// cordic
module cordic 	(input op_mode,
		input [15:0] x_coordinate,
		input [15:0] y_coordinate,
		input [15:0] rotate_amount,
		input clock,
		input reset,
		output reg [15:0] x_or_phase_out,
		output reg [15:0] y_or_size_out
		);
For scale: about 7200 cells after synthesis, ~470 flip-flops, about 83 I/O pins.
Settings: LEC_CHECK=0, ABC_AREA=0, CAP_MARGIN=35, CORE_ASPECT_RATIO=1.16, CORE_MARGIN=2, CORE_UTILIZATION=16, CTS_CLUSTER_DIAMETER=98, CTS_CLUSTER_SIZE=16, GPL_ROUTABILITY_DRIVEN=1, HOLD_SLACK_MARGIN=0.03, MIN_ROUTING_LAYER=met1, PLACE_DENSITY=0.77, SETUP_SLACK_MARGIN=-0.31, SLEW_MARGIN=10, TNS_END_PERCENT=15; clock period 15.9 ns.
run.sh (not shown) runs the stock make flow with config.mk's settings and CLKGATE_MAP_FILE=.
The baseline finished with timing, DRC and antenna clean.
Rerun with:
ABC_AREA = 1   (was 0)
CAP_MARGIN = 15   (was 35)
CORE_ASPECT_RATIO = 1.81   (was 1.16)
CORE_UTILIZATION = 71   (was 16)
CTS_CLUSTER_DIAMETER = 196   (was 98)
CTS_CLUSTER_SIZE = not set   (was 16)
HOLD_SLACK_MARGIN = not set   (was 0.03)
PLACE_DENSITY = not set   (was 0.77)
PLACE_DENSITY_LB_ADDON = 0.07   (was not set)
SETUP_SLACK_MARGIN = -0.76   (was -0.31)
TNS_END_PERCENT = not set   (was 15)
clock period = 12.6 ns   (was 15.9 ns; I/O delays follow)
Effect:
- The new run produced a layout that fails on negative setup slack
- synthesized area is higher by 3.1%
- routed wire length went up by 29%
- design area goes down by 4.5%
- clock-buffer cell count goes up by 23
Rerun with:
CAP_MARGIN = 20   (was 15)
CORE_ASPECT_RATIO = not set   (was 1.81)
CORE_UTILIZATION = 70   (was 71)
CTS_CLUSTER_DIAMETER = not set   (was 196)
GPL_ROUTABILITY_DRIVEN = not set   (was 1)
MIN_ROUTING_LAYER = not set   (was met1)
PLACE_DENSITY_LB_ADDON = not set   (was 0.07)
SETUP_SLACK_MARGIN = not set   (was -0.76)
SLEW_MARGIN = 20   (was 10)
clock period = 14.2 ns   (was 12.6 ns; I/O delays follow)
=> Now the flow completed with no timing, DRC or antenna violations; first-iteration DRC count goes up by roughly a tenth; die area goes up slightly; setup slack gains 1.5 ns; design area goes down slightly; cell count goes down slightly; maximum frequency goes down slightly; area after synthesis does not change.
Rerun with:
CORE_UTILIZATION = 71   (was 70)
CTS_CLUSTER_DIAMETER = 104   (was not set)
MAX_ROUTING_LAYER = met4   (was not set)
PLACE_DENSITY_LB_ADDON = 0.03   (was not set)
SETUP_SLACK_MARGIN = 3.82   (was not set)
clock period = 13.0 ns   (was 14.2 ns; I/O delays follow)
What happened: With this change the flow never finished: it broke off in global routing (5_1_grt). Die size shrinks slightly. Synthesized cell count stays the same. Area after synthesis is unchanged.

---

Setup of run A:
Starting RTL as in the previous note.
Design cordic, start of the top module:
module cordic 	(input op_mode,
		input [15:0] x_coordinate,
		input [15:0] y_coordinate,
		input [15:0] rotate_amount,
		input clock,
		input reset,
		output reg [15:0] x_or_phase_out,
		output reg [15:0] y_or_size_out
		);
Settings: LEC_CHECK=0, ABC_AREA=0, CAP_MARGIN=20, CELL_PAD_IN_SITES_DETAIL_PLACEMENT=2, CORE_ASPECT_RATIO=0.86, CORE_MARGIN=2, CORE_UTILIZATION=68, CTS_CLUSTER_SIZE=22, GPL_TIMING_DRIVEN=0, HOLD_SLACK_MARGIN=0.22, SLEW_MARGIN=0; clock period 16.0 ns.
Run A: aborted in detailed placement (tool error)
diff inputs: run A => run B
==> flow/config.mk <==
export PLATFORM = sky130hd
export DESIGN_NAME = cordic
export DESIGN_NICKNAME = cordic
export VERILOG_FILES = /design/flow/design.v
export SDC_FILE = /design/flow/constraint.sdc
export NUM_CORES = 4
export LEC_CHECK = 0
export ABC_AREA = 1
export CAP_MARGIN = 20
export CORE_MARGIN = 2
export CORE_UTILIZATION = 65
export CTS_CLUSTER_DIAMETER = 223
export HOLD_SLACK_MARGIN = 0.3
export SLEW_MARGIN = 20
==> flow/constraint.sdc <==
create_clock -name core_clock -period 10.4 [get_ports {clock}]
set_input_delay 2.0800 -clock core_clock [delete_from_list [all_inputs] [get_ports {clock}]]
set_output_delay 2.0800 -clock core_clock [all_outputs]
set_load 0.01 [all_outputs]
Nothing crashed in run B and all stages finished; the problem is that the final layout failed, the offending checks being negative setup slack. Run B: synthesized area higher than run A. Row share of synthesized area occupied by flip-flops and latches: run B lower / run A higher. Comparing run B and run A, share of the core filled by cells before placement is higher on run A. Synthesized-area fraction occupied by xor and xnor cells is higher on run A. Die area | run B > run A.
Inputs modified between run B and run C:
--- a/flow/config.mk
+++ b/flow/config.mk
@@ -11,3 +11,3 @@
-export CORE_UTILIZATION = 65
-export CTS_CLUSTER_DIAMETER = 223
-export HOLD_SLACK_MARGIN = 0.3
+export CORE_UTILIZATION = 71
+export CTS_CLUSTER_DIAMETER = 104
+export MAX_ROUTING_LAYER = met4
==> flow/constraint.sdc <==
create_clock -name core_clock -period 13.0 [get_ports {clock}]
set_input_delay 2.6000 -clock core_clock [delete_from_list [all_inputs] [get_ports {clock}]]
set_output_delay 2.6000 -clock core_clock [all_outputs]
set_load 0.01 [all_outputs]
Findings:
- Run C: flow completed, timing, DRC and antenna clean
- Going from run B to run C, the worst setup slack was found to have gone up by 1970 ps.
- The cell count in run C sits 7.6% below the value recorded for run B.
- Hold slack (run C over run B): increase, 21 ps
- Via count of the first global-routing pass, run C vs run B: down by a few percent
- Die size, run B and run C, lower one = run C.
Modified inputs, run D compared to run C
--- a/flow/config.mk
+++ b/flow/config.mk
@@ -11,2 +11,3 @@
-export CORE_UTILIZATION = 71
-export CTS_CLUSTER_DIAMETER = 104
+export CORE_UTILIZATION = 72
+export CTS_CLUSTER_DIAMETER = 380
+export HOLD_SLACK_MARGIN = -0.1
@@ -14,0 +16 @@
+export TNS_END_PERCENT = 5
==> flow/constraint.sdc <==
create_clock -name core_clock -period 10.9 [get_ports {clock}]
set_input_delay 2.1800 -clock core_clock [delete_from_list [all_inputs] [get_ports {clock}]]
set_output_delay 2.1800 -clock core_clock [all_outputs]
set_load 0.01 [all_outputs]
[summary]
Completing all stages was not enough for run D: its layout failed the final checks because of max-capacitance violations, max-slew violations, negative setup slack.
[run D] half-perimeter wire length after placement rose 1.7% relative to run C
Against run C, wire length in run D came out worse.
The core of run D is more densely filled than that of run C.
Of run D and run C, the run reporting the higher number of post-CTS setup repair buffers was run D.
The inputs of run E differ from those of run D as listed below.
--- a/flow/config.mk
+++ b/flow/config.mk
@@ -11 +11 @@
-export CORE_UTILIZATION = 72
+export CORE_UTILIZATION = 70
@@ -13 +12,0 @@
-export HOLD_SLACK_MARGIN = -0.1
@@ -16 +14,0 @@
-export TNS_END_PERCENT = 5
### Flow results
- Run E finished all stages; however, its layout fails the closing checks, the failures being negative setup slack.
- Taking run D as the reference, in run E utilization after layout now smaller; final critical-path share of the clock period now smaller; total length of routed met3 wires now smaller; routed wire length now smaller.
- Of run D and run E, the run reporting the lower worst hold slack was run E.
- Run D vs run E, endpoint of the worst setup timing path: y_or_size_out[0]$_DFF_PN0_ vs x_or_phase_out[0]$_DFF_PN0_
- Minimum clock period (higher): run D
- Run E: slew at the pin with the worst max-slew slack lower than run D
Inputs modified between run E and run F:
--- a/flow/config.mk
+++ b/flow/config.mk
@@ -11,2 +11 @@
-export CORE_UTILIZATION = 70
-export CTS_CLUSTER_DIAMETER = 380
+export CORE_UTILIZATION = 66
==> flow/constraint.sdc <==
create_clock -name core_clock -period 10.8 [get_ports {clock}]
set_input_delay 2.1600 -clock core_clock [delete_from_list [all_inputs] [get_ports {clock}]]
set_output_delay 2.1600 -clock core_clock [all_outputs]
set_load 0.01 [all_outputs]
## What came out
Run F vs. run E: last weighted congestion value of the routability-driven placer dropped 2.6%; count of cells along the worst register-to-register path increased by 5 relative to the old numbers; total wire length after detailed routing went up by 8200 µm; die size shows an increase of about 6%.
The higher flop share of the area came out of run E.
Any difference in worst hold slack between run F and run E is small enough to ignore.
Across both runs, clock-buffer cell count was higher for run F than for run E.
[compare] base=run E new=run F: final critical-path setup slack decreased by 1460 ps relative to the old numbers; total of plain and repair buffers excluding clock buffers increased by 35% relative to the old numbers.
On met2 usage, the higher figure sits with run E, not run F.
Complete run, failing final checks: run F, reason max-capacitance violations, max-slew violations, negative setup slack.

---

== alpha ==
cordic again, from the RTL that the note above started with.
Design cordic, start of the top module:
module cordic 	(input op_mode,
		input [15:0] x_coordinate,
		input [15:0] y_coordinate,
		input [15:0] rotate_amount,
		input clock,
		input reset,
		output reg [15:0] x_or_phase_out,
		output reg [15:0] y_or_size_out
		);
		reg [15:0] x_in;
		reg [15:0] y_in;
		reg [15:0] z_in;
		reg mode_in;
		wire [15:0] connections_x [7:0];
		wire [15:0] connections_y [7:0];
		wire [15:0] connections_z [7:0];
		wire connections_mode [7:0];
		wire [2:0] connections_stage [7:0];
		wire [15:0] outx;
		wire [15:0] outy;
		wire [15:0] outz;
		wire [32:0] holderx;
		wire [14:0] divx;
		wire [14:0] divy;
		wire [32:0] holdery;
		assign outx = connections_x[7];
		assign outy = connections_y[7];
		assign outz = connections_z[7];
		assign holderx = outx[14:0];
		assign divx = (holderx << 8) / 15'b00000001_10100101;
		assign holdery = outy[14:0];
		assign divy = (holdery << 8) / 15'b00000001_10100101;
		always @(posedge clock or negedge reset)
		begin
			if (~reset)
			begin
				x_in <= 0;
				y_in <= 0;
				z_in <= 0;
				x_or_phase_out <= 0;
				y_or_size_out <= 0;
			end
			else
			begin
				mode_in <= op_mode;
				if (connections_mode[7] == 0)
				begin
					x_or_phase_out <= {outx[15], divx};
					y_or_size_out <= {outy[15], divy};
				end
				else
				begin
					y_or_size_out <= {outx[15], divx};
					x_or_phase_out <= outz;
				end
				if(op_mode == 0)
				begin
					if (rotate_amount[14:0] <= (15'b0000011_00100100 >> 1))
					begin
						z_in <= rotate_amount;
						x_in <= x_coordinate;
						y_in <= y_coordinate;
					end
					else
					begin
						if (rotate_amount[15] == 1)
						begin
							x_in <= y_coordinate;
							y_in <= {~x_coordinate[15],x_coordinate[14:0]};
							z_in <= {rotate_amount[15],rotate_amount[14:0] - (15'b0000011_00100100 >> 1)};
						end
						else
						begin
							y_in <= x_coordinate;
							x_in <= {~y_coordinate[15],y_coordinate[14:0]};
							z_in <= rotate_amount - (16'b0_0000011_00100100>>1);
						end
					end
				end
				else
				begin
					if (x_coordinate[15] == 0)
					begin
						z_in <= 0;
						x_in <= x_coordinate;
						y_in <= y_coordinate;
					end
					else
					begin
						if (y_coordinate[15] == 0)
						begin
							x_in <= y_coordinate;
							y_in <= {~x_coordinate[15],x_coordinate[14:0]};
							z_in <= (16'b0_0000011_00100100 >> 1);
						end
						else
						begin
  ...
clock: 16.0 ns
lec_check: 0
abc_area: 1
cap_margin: 20
cell_pad_in_sites_detail_placement: 2
core_aspect_ratio: 0.86
core_margin: 2
core_utilization: 27
cts_cluster_size: 22
gpl_timing_driven: 0
slew_margin: 0
alpha did not run to completion, as it errored out during global routing (5_1_grt).
[inputs] beta vs alpha
Settings: ABC_AREA: 1 -> 0; CORE_ASPECT_RATIO: 0.86 -> unset; MAX_ROUTING_LAYER: unset -> met4; CORE_UTILIZATION: 27 -> 47; GPL_TIMING_DRIVEN: 0 -> unset; CORE_MARGIN: 2 -> 3; SLEW_MARGIN: 0 -> 20; CELL_PAD_IN_SITES_DETAIL_PLACEMENT: 2 -> unset; PLACE_DENSITY: unset -> 0.47; CTS_CLUSTER_SIZE: 22 -> 34.
Results
beta: flow completed, timing, DRC and antenna clean
The floorplan die area in beta was lower than what alpha gave.
beta gives more compound-cell area share of the yosys netlist than alpha did.
Delta (beta minus alpha): synthesized chip area reported by yosys lost about 3%, placed cell area lost about 4.4%.
Comparing beta and alpha, total setup buffers inserted after CTS is lower on beta.
Re adder-cell share of the synthesized area: beta and alpha aren't equal, and the lower value belongs to alpha.
Cmp beta vs alpha: number of CTS-inserted buffers higher in beta
Setup changes, beta to gamma
Settings: PLACE_DENSITY removed (was 0.47); CORE_UTILIZATION changed from 47 to 40; CORE_MARGIN changed from 3 to 2; CTS_CLUSTER_SIZE removed (was 34); ABC_AREA changed from 0 to 1; MAX_ROUTING_LAYER removed (was met4).
### Flow results
gamma | stages: all done | timing, DRC, antenna: all pass. In the metrics for beta and gamma, the one carrying the higher via count of the routed design is gamma. Summary of gamma over beta: total cell area reported by yosys after synthesis saw an increase; sequential share of layout area saw an increase; number of DRC markers in iteration 0 saw an increase. Compare beta and gamma | first-pass GRT wire length higher: gamma. gamma vs beta, startpoint of the worst setup timing path: stages[7].s0.x_out[9]$_DFF_PN0_ vs stages[7].s0.x_out[14]$_DFF_PN0_.
Modified inputs, delta compared to gamma
Settings: putting PLACE_DENSITY at 0.47 where nothing was set; putting CTS_CLUSTER_SIZE at 34 where nothing was set; swapping 1 for 0 in ABC_AREA; swapping 40 for 22 in CORE_UTILIZATION; putting MAX_ROUTING_LAYER at met5 where nothing was set; swapping 2 for 6 in CORE_MARGIN; putting GPL_ROUTABILITY_DRIVEN at 0 where nothing was set.
Notes after the runs:
- Cmp delta vs gamma: average wire per cell in the routed design higher in delta
- From gamma to delta the numbers moved as follows: utilization decreased 18 points; share of synthesized area spent on multiplexers increased 5.3 points; worst hold slack increased 0.018 ns.
